== north ==
// MIPS
module MIPS(
	input clk,
	input rst_n,
	input cpu_en,
	input [7:0] data_read,
	input ram_send,
	input ram_receive,
	output reg cpu_send,
	output reg cpu_receive,
	output reg cpu_ready,
	output reg [15:0] data_addr,
	output reg [7:0] data_store,
	output reg [1:0] mem_ctrl, 
	output reg done
	);
	reg [15:0] R [7:0]; 
	reg [15:0] PC,IR;
	reg [3:0] OP;
	reg [2:0] funct; 
	reg [2:0] state,next_state;
	parameter IDLE = 3'b000,
				 IF = 3'b001,
				 ID = 3'b010,
				 EX = 3'b011,
				 MEM = 3'b100,
				 WB = 3'b101;
	always@(posedge clk)
	begin
		if(~(rst_n&cpu_en))
		begin
			state <= IDLE;
		end
		else
		begin
			case(next_state)
				IDLE:state <= IDLE;
				IF:state <= IF;
				ID:state <= ID;
				EX:state <= EX;
				MEM:state <= MEM;
				WB:state <= WB;
				default:state <= state;
			endcase
		end
	end
	reg [15:0] rs,rt;
	reg [5:0] im;
	reg [11:0] addr;
	reg [15:0] temp;
	reg [1:0] read_cnt;
	reg [1:0] write_cnt;
	reg delay_cnt;
	reg delay_en;
	always@(posedge clk) 
	begin
		if(~(rst_n&cpu_en))
		begin
			cpu_ready <= 1'b0;
			delay_cnt <= 1'b0;
		end
		else if(delay_en)
		begin
			if(delay_cnt)
				cpu_ready <= 1'b0; 
			else
			begin
				cpu_ready <= 1'b1;
				delay_cnt <= 1'b1;
			end
		end
		else
		begin
			cpu_ready <= 1'b0;
			delay_cnt <= 1'b0;
		end
	end
	wire [15:0]PC_1;
	assign PC_1 = PC + 16'd2;
	always@(posedge clk)
	begin
		if(~(rst_n&cpu_en))
		begin
			{R[0],R[1],R[2],R[3],R[4],R[5],R[6],R[7]} <= 128'd0;
			{PC,IR} <= 32'd0;
			{rs,rt} <= 32'd0;
			im <= 6'd0;
			addr <= 12'd0;
			temp <= 16'd0;
			{cpu_receive,cpu_send} <= 2'b00;
			next_state <= IDLE;
			data_addr <= 16'd0;
			data_store <= 8'd0;
			OP <= 4'd0;
			IR <= 16'd0;
			funct <= 3'd0;
			delay_en <= 1'b0;
			done <= 1'b0;
			mem_ctrl <= 2'd0; 
			read_cnt <= 2'd0;
			write_cnt <= 2'd0;
		end
		else
		begin
			case(state)
				IDLE:
				begin
  ...
Size: about 2300 cells after synthesis, about 270 flip-flops, ~19000 µm² of cells after synthesis.
clock: 3.43 ns
lec_check: 0
abc_area: 0
cap_margin: 15
cell_pad_in_sites_detail_placement: 0
core_margin: 7
core_utilization: 65
gpl_routability_driven: 1
min_routing_layer: met1
place_density_lb_addon: 0.24
setup_slack_margin: 0.61
slew_margin: 20
tns_end_percent: 100
run.sh (not shown) runs the stock make flow with config.mk's settings and CLKGATE_MAP_FILE=.
What south does differently from north at the input level:
- removing TNS_END_PERCENT (formerly 100)
- changing CORE_UTILIZATION from 65 to 36
- changing CORE_MARGIN from 7 to 2
- removing GPL_ROUTABILITY_DRIVEN (formerly 1)
- removing SETUP_SLACK_MARGIN (formerly 0.61)
- removing MIN_ROUTING_LAYER (formerly met1)
- removing PLACE_DENSITY_LB_ADDON (formerly 0.24)
- changing CAP_MARGIN from 15 to 20
- removing CELL_PAD_IN_SITES_DETAIL_PLACEMENT (formerly 0)
- removing ABC_AREA (formerly 0)
- changing the clock period (ns, I/O delays scaled along) from 3.43 to 11.3
Results
south finished end to end and its layout was clean on timing, DRC and antenna. north has lower slew at the pin closest to its max-slew limit than south. south vs north: count of H-tree levels built during CTS up. Highest fanout seen on the critical path was higher in south than in north. south falls short of north in total core area. Across both runs, final critical-path share of the clock period was lower for south than for north. [compare] base=north new=south: final critical path time including I/O delays and setup moved up, wire length lower, register share of total power decreased 2.1 points.
## Diff of input files: east against south
- SETUP_SLACK_MARGIN now 0.77, previously not set
- CORE_UTILIZATION now 71, was 36
- GPL_ROUTABILITY_DRIVEN now 0, previously not set
- CTS_CLUSTER_SIZE now 37, previously not set
- MAX_ROUTING_LAYER now met4, previously not set
- PLACE_DENSITY_LB_ADDON now 0.07, previously not set
- CTS_CLUSTER_DIAMETER now 224, previously not set
- ABC_AREA now 1, previously not set
- the clock period (ns, I/O delays scaled along) now 2.71, was 11.3
Notes after the runs:
- south | stages: all done | timing, DRC, antenna: all pass
- east: it failed with a tool error in global routing (5_1_grt), so there are no final results.
- east vs south, number of cells produced by synthesis went up by about 20%.
- H-tree level count: east < south
- Taking south as the reference, in east chip area decreased by about 50% relative to the old numbers, yosys stat cell total increased by 444 relative to the old numbers, post-synth design cell area decreased by about 4.6% relative to the old numbers, area of the placeable core decreased by 51% relative to the old numbers.
- Mux cell area share after synthesis in east vs south: down 15 points
- east: post-CTS setup repair buffer count higher than south

* * *

## run 1
MIPS again, from the RTL that the note above started with.
make LEC_CHECK=0 CAP_MARGIN=20 CORE_MARGIN=2 CORE_UTILIZATION=66 SLEW_MARGIN=20 finish   # period 3.36 ns
#### Input delta (run 2 over run 1)
# run 1
export LEC_CHECK = 0
export CAP_MARGIN = 20
export CORE_MARGIN = 2
export CORE_UTILIZATION = 66
export SLEW_MARGIN = 20
create_clock -name core_clock -period 3.36 [get_ports {clk}]
# run 2
export LEC_CHECK = 0
export CAP_MARGIN = 20
export CORE_MARGIN = 2
export CORE_UTILIZATION = 23
export SLEW_MARGIN = 20
create_clock -name core_clock -period 4.36 [get_ports {clk}]
Findings:
The final layout from run 1, which completed every stage, passed the timing, design-rule and antenna checks at the end of the flow.
The final layout from run 2, which completed every stage, passed the timing, design-rule and antenna checks at the end of the flow.
Compared with run 1, run 2 ends up with a larger final cell area.
Run 2 vs run 1 on data arrival time at the worst-slack endpoint: run 2 is the higher one.
Summary — setup slack, run 2 relative to run 1: higher, by 160 ps.
Run 2 gives less part of the power in registers than run 1 did.
Here is what was changed in the inputs of run 3 compared with run 2.
# run 2
export LEC_CHECK = 0
export CAP_MARGIN = 20
export CORE_MARGIN = 2
export CORE_UTILIZATION = 23
export SLEW_MARGIN = 20
create_clock -name core_clock -period 4.36 [get_ports {clk}]
# run 3
export LEC_CHECK = 0
export CAP_MARGIN = 20
export CORE_MARGIN = 2
export CORE_UTILIZATION = 32
export SLEW_MARGIN = 5
create_clock -name core_clock -period 10.0 [get_ports {clk}]
Results
Taking run 2 as the reference, in run 3 sequential share of layout area rose by 0.82 points; die area fell by about 28%. Overall power: run 3 < run 2. [run 3] global-route usage over all layers rose 5.5 points relative to run 2. Re clock sink total: no difference whatsoever between run 2 and run 3. The standard cells in run 3 occupy less silicon area than those in run 2 do. Comparing standard cell core area for run 3 and run 2, the smaller number came from run 3. Run 3 vs run 2 — internal power dropped by more than half. Last weighted congestion value of the routability-driven placer went down by a few percent going from run 2 to run 3. Run 3 ended with less non-clock buffer count than run 2. Worst setup slack for run 3 is higher than for run 2.
Relative to run 3, the following input files were edited for run 4:
# run 3
export LEC_CHECK = 0
export CAP_MARGIN = 20
export CORE_MARGIN = 2
export CORE_UTILIZATION = 32
export SLEW_MARGIN = 5
create_clock -name core_clock -period 10.0 [get_ports {clk}]
# run 4
export LEC_CHECK = 0
export ABC_AREA = 1
export CAP_MARGIN = 20
export CORE_MARGIN = 2
export CORE_UTILIZATION = 72
export CTS_CLUSTER_SIZE = 21
export PLACE_DENSITY_LB_ADDON = 0.01
export SETUP_SLACK_MARGIN = 1.76
export SLEW_MARGIN = 20
create_clock -name core_clock -period 5.96 [get_ports {clk}]
## What came out
- Run 4 against run 3: required time at the endpoint of the critical path went down, power rose 49%, part of the total power dissipated in combinational logic went up, clock network fraction of total power now sits lower.
- In the tables for run 3 and run 4, number of antenna violations at the first check in global routing reads lower with run 3.
- The area of the die of run 4 is lower than that of run 3.
- Footprint of the flip-flops and latches across run 3 and run 4: no real change.
- Compared with run 3, in run 4 total number of vias grew by 3779, count of placed standard cells in the final layout, fillers left out saw an increase.

* * *

MIPS again, from the RTL that the note above started with.
clock: 2.72 ns
lec_check: 0
abc_area: 1
cap_margin: 40
cell_pad_in_sites_detail_placement: 0
core_margin: 2
core_utilization: 71
cts_cluster_diameter: 202
cts_cluster_size: 15
gpl_routability_driven: 0
hold_slack_margin: -0.08
max_routing_layer: met4
min_routing_layer: met1
place_density: 0.65
setup_slack_margin: 0.25
slew_margin: 20
tns_end_percent: 100
The starting point completed, yet does not pass: setup timing.
==> next run, changes <==
Settings changed: CAP_MARGIN 40 to 15, CORE_MARGIN 2 to 7, CORE_UTILIZATION 71 to 68, CTS_CLUSTER_DIAMETER 202 to not set, CTS_CLUSTER_SIZE 15 to not set, HOLD_SLACK_MARGIN -0.08 to 0.29, MAX_ROUTING_LAYER met4 to not set, PLACE_DENSITY 0.65 to not set, PLACE_DENSITY_LB_ADDON set to 0.24, SETUP_SLACK_MARGIN 0.25 to 0.61, TNS_END_PERCENT 100 to 5.
Clock period 2.72 ns to 3.43 ns, I/O delays scaled along.
Effect: The new run ran to the end with no violations; global-route usage fell by 11 points; worst hold slack loses 0.0063 ns; wire length fell by roughly a tenth; setup slack gains 0.53 ns.
==> next run, changes <==
Settings changed: CAP_MARGIN 15 to 20, CELL_PAD_IN_SITES_DETAIL_PLACEMENT 0 to not set, CORE_MARGIN 7 to 2, CORE_UTILIZATION 68 to 70, GPL_ROUTABILITY_DRIVEN 0 to not set, HOLD_SLACK_MARGIN 0.29 to not set, MIN_ROUTING_LAYER met1 to not set, PLACE_DENSITY_LB_ADDON 0.24 to not set, SETUP_SLACK_MARGIN 0.61 to not set, TNS_END_PERCENT 5 to not set.
Clock period 3.43 ns to 2.74 ns, I/O delays scaled along.
=>
- With this change the flow ran to the end with violations: setup timing
- clock-buffer cell count fell by 4
- via count is higher by 1.7%
- area after synthesis does not change
- clock skew rises by 0.0076 ns

* * *

MIPS again, from the RTL that the note above started with.
Settings: LEC_CHECK=0, CAP_MARGIN=40, CELL_PAD_IN_SITES_GLOBAL_PLACEMENT=2, CORE_ASPECT_RATIO=0.96, CORE_MARGIN=2, CORE_UTILIZATION=32, GPL_TIMING_DRIVEN=1, MAX_ROUTING_LAYER=met4, MIN_ROUTING_LAYER=met2, PLACE_DENSITY_LB_ADDON=0.23, SLEW_MARGIN=0; clock period 10.0 ns.
Then changed:
- MAX_ROUTING_LAYER: met4 -> default
- PLACE_DENSITY_LB_ADDON: 0.23 -> 0.09
Total power rises by 2.4%.
Maximum frequency goes up by 1.8%.
Synthesized area stays the same.
Sequential power stays flat.
Setup slack gets better by 0.085 ns.
Count of clock-buffer cells in the layout grows by 1.
Then changed:
- ABC_AREA: default -> 1
- CAP_MARGIN: 40 -> 20
- CELL_PAD_IN_SITES_GLOBAL_PLACEMENT: 2 -> default
- CORE_ASPECT_RATIO: 0.96 -> 0.5
- CORE_UTILIZATION: 32 -> 72
- CTS_CLUSTER_DIAMETER: default -> 400
- CTS_CLUSTER_SIZE: default -> 97
- GPL_TIMING_DRIVEN: 1 -> default
- MIN_ROUTING_LAYER: met2 -> default
- PLACE_DENSITY: default -> 0.41
- PLACE_DENSITY_LB_ADDON: 0.09 -> default
- SETUP_SLACK_MARGIN: default -> 0.6
- SLEW_MARGIN: 0 -> 20
- TNS_END_PERCENT: default -> 20
- clock period: 10.0 -> 2.67 ns (I/O delays scaled with it)
Result: The changed run did not get past 5_1_grt with GRT-0232. Die size fell by 57%. Synthesized cell count rose by 19%. Area after synthesis fell by 4.6%.
Then changed:
- ABC_AREA: 1 -> default
- CORE_ASPECT_RATIO: 0.5 -> default
- CORE_UTILIZATION: 72 -> 40
- CTS_CLUSTER_DIAMETER: 400 -> default
- CTS_CLUSTER_SIZE: 97 -> default
- PLACE_DENSITY: 0.41 -> default
- SETUP_SLACK_MARGIN: 0.6 -> default
- TNS_END_PERCENT: 20 -> default
- clock period: 2.67 -> 4.36 ns (I/O delays scaled with it)
=> With this change the flow produced a clean layout. Die area rises by well over a third. Synthesized cell count falls by about a fifth. Area after synthesis rises by a few percent.
Power and IR drop assume default switching activity.
